==> run a <==
==> flow/design.v (excerpt) <==
module fp64_add(input clk, input [63:0] a, input [63:0] b, output reg [63:0] s);
    reg  [63:0] a_q, b_q;
    wire [63:0] sum;
    dfa u_dfa(.I1(a_q), .I2(b_q), .Final_exp(sum));
    always @(posedge clk) begin
        a_q <= a;
        b_q <= b;
        s   <= sum;
    end
endmodule
Settings: LEC_CHECK=0, ABC_AREA=1, CAP_MARGIN=30, CELL_PAD_IN_SITES_DETAIL_PLACEMENT=2, CELL_PAD_IN_SITES_GLOBAL_PLACEMENT=1, CORE_ASPECT_RATIO=0.88, CORE_MARGIN=10, CORE_UTILIZATION=60, CTS_CLUSTER_DIAMETER=45, CTS_CLUSTER_SIZE=18, HOLD_SLACK_MARGIN=0.16, MAX_ROUTING_LAYER=met4, PLACE_DENSITY_LB_ADDON=0.07, SLEW_MARGIN=20, TNS_END_PERCENT=55; clock period 32.7 ns.
run.sh (not shown) runs the stock make flow with config.mk's settings and CLKGATE_MAP_FILE=.
==> run b: changes against run a <==
==> flow/config.mk (replaced) <==
export PLATFORM = sky130hd
export DESIGN_NAME = fp64_add
export DESIGN_NICKNAME = fp64_add
export VERILOG_FILES = /design/flow/design.v
export SDC_FILE = /design/flow/constraint.sdc
export NUM_CORES = 4
export LEC_CHECK = 0
export ABC_AREA = 1
export CAP_MARGIN = 20
export CORE_ASPECT_RATIO = 1.8
export CORE_MARGIN = 10
export CORE_UTILIZATION = 40
export CTS_CLUSTER_SIZE = 16
export HOLD_SLACK_MARGIN = 0.08
export SETUP_SLACK_MARGIN = 3.89
export SLEW_MARGIN = 20
==> flow/constraint.sdc (replaced) <==
create_clock -name core_clock -period 16.6 [get_ports {clk}]
set_input_delay 3.3200 -clock core_clock [delete_from_list [all_inputs] [get_ports {clk}]]
set_output_delay 3.3200 -clock core_clock [all_outputs]
set_load 0.01 [all_outputs]
==> run c: changes against run a <==
==> flow/config.mk (replaced) <==
export PLATFORM = sky130hd
export DESIGN_NAME = fp64_add
export DESIGN_NICKNAME = fp64_add
export VERILOG_FILES = /design/flow/design.v
export SDC_FILE = /design/flow/constraint.sdc
export NUM_CORES = 4
export LEC_CHECK = 0
export CAP_MARGIN = 20
export CORE_MARGIN = 2
export CORE_UTILIZATION = 50
export SETUP_SLACK_MARGIN = 4.75
export SLEW_MARGIN = 20
==> flow/constraint.sdc (replaced) <==
create_clock -name core_clock -period 16.5 [get_ports {clk}]
set_input_delay 3.3000 -clock core_clock [delete_from_list [all_inputs] [get_ports {clk}]]
set_output_delay 3.3000 -clock core_clock [all_outputs]
set_load 0.01 [all_outputs]
==> run d: changes against run a <==
==> flow/config.mk (replaced) <==
export PLATFORM = sky130hd
export DESIGN_NAME = fp64_add
export DESIGN_NICKNAME = fp64_add
export VERILOG_FILES = /design/flow/design.v
export SDC_FILE = /design/flow/constraint.sdc
export NUM_CORES = 4
export LEC_CHECK = 0
export ABC_AREA = 1
export CAP_MARGIN = 20
export CORE_ASPECT_RATIO = 0.5
export CORE_MARGIN = 2
export CORE_UTILIZATION = 72
export CTS_CLUSTER_DIAMETER = 352
export CTS_CLUSTER_SIZE = 95
export PLACE_DENSITY = 0.38
export SETUP_SLACK_MARGIN = 2.3
export SLEW_MARGIN = 20
export TNS_END_PERCENT = 40
==> flow/constraint.sdc (replaced) <==
create_clock -name core_clock -period 16.5 [get_ports {clk}]
set_input_delay 3.3000 -clock core_clock [delete_from_list [all_inputs] [get_ports {clk}]]
set_output_delay 3.3000 -clock core_clock [all_outputs]
set_load 0.01 [all_outputs]
==> results.cfg <==
; physical design summary
[logic_synthesis]
fa_ha_area_frac = 0.09632
synth.top_cell.area_share = 0.1875
xor_area_frac = 0.02863
floorplan.nets = 3705
muxShareOfSynthArea = 0.007813
ys_sh_aoi = 0.1821
syn_area_mm2 = 0.02050
ys_area_mm2 = 0.02050
netlist_instances = 3450
yosysSeqAreaShare = 0.1875
simple_gate_share = 0.3830
top_cells_by_area = dfxtp_1 (19%), nand2_1 (18%), nand3_1 (11%), inv_1 (6.8%), o21ai_0 (5.7%)
top_cells_by_count = nand2_1 (967), nand3_1 (442), inv_1 (370)

[floorplan]
fp_util = 0.6076
die_h_um = 193.4
die_w_um = 217.0

[status]
error = [ERROR FLW-0024] Place density exceeds 1.0 (current PLACE_DENSITY_LB_ADDON =  0.07). Please check if the value of  PLACE_DENSITY_LB_ADDON is between 0 and 0.99.
status = stopped before the end
haltStage = 3_1_place_gp_skip_io
the above is filed under run a

==> results.cfg <==
; physical design summary
[logic_synthesis]
simple_gate_share = 0.3830
syn_area_mm2 = 0.02050
top_cells_by_area = dfxtp_1 (19%), nand2_1 (18%), nand3_1 (11%), inv_1 (6.8%), o21ai_0 (5.7%)
yosysSeqAreaShare = 0.1875
muxShareOfSynthArea = 0.007813
ys_area_mm2 = 0.02050
floorplan.nets = 3705

[floorplan]
die_w_um = 242.6
die_h_um = 123.3

[status]
status = stopped before the end
haltStage = 3_5_place_dp
error = [ERROR DPL-0038] Utilization greater than 100%, impossible to legalize
the above is filed under run d

==> results.cfg <==
; yosys + openroad results
[floorplan]
die_w_um = 188.7

[sta]
fin_ws_ns = -11.35
finalSetupViolCount = 64

[logic_synthesis]
synth.top_cell.area_share = 0.1875
muxShareOfSynthArea = 0.007813
simple_gate_share = 0.3830
ys_sh_aoi = 0.1821
fa_ha_area_frac = 0.09632
netlist_instances = 3450
top_cells_by_count = nand2_1 (967), nand3_1 (442), inv_1 (370)

[status]
status = failed layout checks
violations = negative setup slack
the above is filed under run b

==> results.cfg <==
; physical design summary
[logic_synthesis]
top_cells_by_count = nand2_1 (341), nor2_1 (264), a21oi_1 (254)
ys_area_mm2 = 0.02017
fa_ha_area_frac = 0.09791
muxShareOfSynthArea = 0.1109
syn_area_mm2 = 0.02017
yosysSeqAreaShare = 0.1906
netlist_instances = 2719
synth.top_cell.area_share = 0.1906
xor_area_frac = 0.03425
synth_area_leader_cell = dfxtp_1
ys_sh_aoi = 0.2805

[status]
error = [ERROR GRT-0232] Routing congestion too high. Check the congestion heatmap in the GUI.
haltStage = 5_1_grt
status = stopped before the end

[clock_network]
cts_buffers = 17
cts_hold_buf = 0

[floorplan]
die_h_um = 204.8
fp_util = 0.5075

[place]
dp.final_hpwl_um = 91950
the above is filed under run c

